==> flow/design.v (excerpt) <==
module CentralProcessingUnit (
  input clock,
  input reset,
  input handInterruptSignalIn,
  input [15:0] IF_memory_read,
  output [15:0] IF_address,
  input [15:0] MEM_memory_read,
  output [1:0] MEM_memory_control,
  output [15:0] MEM_memory_address,
  output [15:0] MEM_target_value,
  output [175:0] register_value
);
Size in the first run: ~3500 cells after synthesis, ~260 I/O pins, about 33000 um2 of cells after synthesis.
make LEC_CHECK=0 CAP_MARGIN=0 CORE_MARGIN=2 CORE_UTILIZATION=70 CTS_CLUSTER_SIZE=42 PLACE_DENSITY=0.6 SLEW_MARGIN=20 finish   # period 6.04 ns
run.sh (not shown) runs the stock make flow with config.mk's settings and CLKGATE_MAP_FILE=.
The first run stopped in global routing (5_1_grt), error GRT-0232.
Rerun with:
--- a/flow/config.mk
+++ b/flow/config.mk
@@ -8 +8,2 @@
-export CAP_MARGIN = 0
+export CAP_MARGIN = 5
+export CELL_PAD_IN_SITES_GLOBAL_PLACEMENT = 1
@@ -10,3 +11 @@
-export CORE_UTILIZATION = 70
-export CTS_CLUSTER_SIZE = 42
-export PLACE_DENSITY = 0.6
+export CORE_UTILIZATION = 40
==> flow/constraint.sdc (replaced) <==
create_clock -name core_clock -period 11.0 [get_ports {clock}]
set_input_delay 2.2000 -clock core_clock [delete_from_list [all_inputs] [get_ports {clock}]]
set_output_delay 2.2000 -clock core_clock [all_outputs]
set_load 0.01 [all_outputs]
With this change the flow completed without violations.
Die area rises by well over a third.
Synthesized cell count stays the same.
Area after synthesis is unchanged.
Rerun with:
--- a/flow/config.mk
+++ b/flow/config.mk
@@ -8,2 +8 @@
-export CAP_MARGIN = 5
-export CELL_PAD_IN_SITES_GLOBAL_PLACEMENT = 1
+export CAP_MARGIN = 20
@@ -11 +10,2 @@
-export CORE_UTILIZATION = 40
+export CORE_UTILIZATION = 58
+export PLACE_DENSITY = 0.6
==> flow/constraint.sdc (replaced) <==
create_clock -name core_clock -period 6.04 [get_ports {clock}]
set_input_delay 1.2080 -clock core_clock [delete_from_list [all_inputs] [get_ports {clock}]]
set_output_delay 1.2080 -clock core_clock [all_outputs]
set_load 0.01 [all_outputs]
This time the run completed, yet does not pass: setup timing.
Synthesized area stays the same.
Utilization climbs by 31 points.
Worst setup slack degrades by 1.5 ns.

========
Starting RTL as in the previous note.
Settings: LEC_CHECK=0, CAP_MARGIN=20, CORE_MARGIN=2, CORE_UTILIZATION=57, SLEW_MARGIN=20; clock period 6.0 ns.
The first run finished but failed the layout checks on setup timing.
Change:
- CORE_UTILIZATION: 57 -> 32
- PLACE_DENSITY: not set -> 0.6
- clock period: 6.0 -> 10.8 ns (I/O delays scaled with it)
- Now the flow completed with no timing, DRC or antenna violations
- utilization falls by 38 points
- via count fell by 14%
- register-to-register slack gets better by 1800 ps
- die size climbs by 77%
- setup slack improved by 1500 ps
- routed wire length shrinks by 7.1%
- total power goes down by 50%
- cell area came out lower by 11%
Change:
- CORE_UTILIZATION: 32 -> 13
- clock period: 10.8 -> 15.6 ns (I/O delays scaled with it)
Outcome: Via count decreases by 0.75%; power decreases by 30%; cell count increases by 39%.
Change:
- CORE_UTILIZATION: 13 -> 70
- CTS_CLUSTER_SIZE: not set -> 42
- clock period: 15.6 -> 7.05 ns (I/O delays scaled with it)
What happened:
- The new run ran to the end with violations: setup timing
- total power is higher by 130%
- worst setup slack got worse by 2500 ps
- register-to-register slack got worse by 3400 ps
- cell count is lower by 36%
- clock skew is higher by 32 ps
- die size is lower by 81%
- clock-buffer cell count is higher by 2

========
## run A
Starting RTL as in the previous note.
make LEC_CHECK=0 CAP_MARGIN=20 CELL_PAD_IN_SITES_GLOBAL_PLACEMENT=0 CORE_MARGIN=2 CORE_UTILIZATION=58 CTS_CLUSTER_DIAMETER=44 CTS_CLUSTER_SIZE=27 GPL_TIMING_DRIVEN=1 MAX_ROUTING_LAYER=met4 PLACE_DENSITY_LB_ADDON=0.1 SLEW_MARGIN=20 TNS_END_PERCENT=30 finish   # period 7.79 ns
The flow for run A finished, though final verification flagged negative setup slack.
For run B, these inputs were changed with respect to run A:
# run A
export LEC_CHECK = 0
export CAP_MARGIN = 20
export CELL_PAD_IN_SITES_GLOBAL_PLACEMENT = 0
export CORE_MARGIN = 2
export CORE_UTILIZATION = 58
export CTS_CLUSTER_DIAMETER = 44
export CTS_CLUSTER_SIZE = 27
export GPL_TIMING_DRIVEN = 1
export MAX_ROUTING_LAYER = met4
export PLACE_DENSITY_LB_ADDON = 0.1
export SLEW_MARGIN = 20
export TNS_END_PERCENT = 30
create_clock -name core_clock -period 7.79 [get_ports {clock}]
# run B
export LEC_CHECK = 0
export CAP_MARGIN = 20
export CELL_PAD_IN_SITES_GLOBAL_PLACEMENT = 2
export CORE_MARGIN = 2
export CORE_UTILIZATION = 26
export CTS_CLUSTER_DIAMETER = 44
export CTS_CLUSTER_SIZE = 27
export GPL_TIMING_DRIVEN = 1
export MAX_ROUTING_LAYER = met4
export PLACE_DENSITY_LB_ADDON = 0.1
export SETUP_SLACK_MARGIN = 1.32
export SLEW_MARGIN = 20
export TNS_END_PERCENT = 30
create_clock -name core_clock -period 9.42 [get_ports {clock}]
Run A and run B: one clean run, run B; the rest did not finish clean. The flow completed for run A, but it is not clean: the layout still shows negative setup slack. Utilization: lower on run B. Run A → run B: slack of the critical path higher, cell area after technology mapping about even, synthesis area per yosys closely matched the old numbers, net switching power went down 0.00054 W, sequential standard cell area flat. Taking run A as the reference, in run B worst-case hold slack moved up, sequential share of layout area moved down.
--- input diff run B..run C ---
# run B
export LEC_CHECK = 0
export CAP_MARGIN = 20
export CELL_PAD_IN_SITES_GLOBAL_PLACEMENT = 2
export CORE_MARGIN = 2
export CORE_UTILIZATION = 26
export CTS_CLUSTER_DIAMETER = 44
export CTS_CLUSTER_SIZE = 27
export GPL_TIMING_DRIVEN = 1
export MAX_ROUTING_LAYER = met4
export PLACE_DENSITY_LB_ADDON = 0.1
export SETUP_SLACK_MARGIN = 1.32
export SLEW_MARGIN = 20
export TNS_END_PERCENT = 30
create_clock -name core_clock -period 9.42 [get_ports {clock}]
# run C
export LEC_CHECK = 0
export CAP_MARGIN = 20
export CELL_PAD_IN_SITES_GLOBAL_PLACEMENT = 0
export CORE_MARGIN = 2
export CORE_UTILIZATION = 72
export CTS_CLUSTER_DIAMETER = 44
export CTS_CLUSTER_SIZE = 15
export GPL_TIMING_DRIVEN = 1
export MAX_ROUTING_LAYER = met4
export PLACE_DENSITY_LB_ADDON = 0.1
export SLEW_MARGIN = 20
export TNS_END_PERCENT = 30
create_clock -name core_clock -period 13.8 [get_ports {clock}]
Notes after the runs:
For run B, the critical setup path kind was register to register, unlike run C, where it was input port to register. From run B to run C the numbers moved as follows: cell area went down 6700 um^2; post-cts hold buffer count held; worst setup slack went up 250 ps.
Inputs modified between run C and run D:
# run C
export LEC_CHECK = 0
export CAP_MARGIN = 20
export CELL_PAD_IN_SITES_GLOBAL_PLACEMENT = 0
export CORE_MARGIN = 2
export CORE_UTILIZATION = 72
export CTS_CLUSTER_DIAMETER = 44
export CTS_CLUSTER_SIZE = 15
export GPL_TIMING_DRIVEN = 1
export MAX_ROUTING_LAYER = met4
export PLACE_DENSITY_LB_ADDON = 0.1
export SLEW_MARGIN = 20
export TNS_END_PERCENT = 30
create_clock -name core_clock -period 13.8 [get_ports {clock}]
# run D
export LEC_CHECK = 0
export CAP_MARGIN = 20
export CELL_PAD_IN_SITES_GLOBAL_PLACEMENT = 0
export CORE_MARGIN = 2
export CORE_UTILIZATION = 58
export CTS_CLUSTER_DIAMETER = 44
export CTS_CLUSTER_SIZE = 27
export GPL_TIMING_DRIVEN = 1
export MAX_ROUTING_LAYER = met4
export SLEW_MARGIN = 20
export TNS_END_PERCENT = 30
create_clock -name core_clock -period 8.78 [get_ports {clock}]
Results
- Of run C and run D, the run reporting the lower number of iterations in the first detailed-routing pass was run D.
- Run D against run C: final cell count moved up; well-tap cell count rose 156; slack of the critical path fell 730 ps.
- STATUS run=run D STAGES=ALL_DONE FINAL_CHECKS=FAILED CAUSE=negative setup slack
- Run C | status: complete | timing, DRC, antenna: pass
Power is estimated from default activity; no workload was simulated.
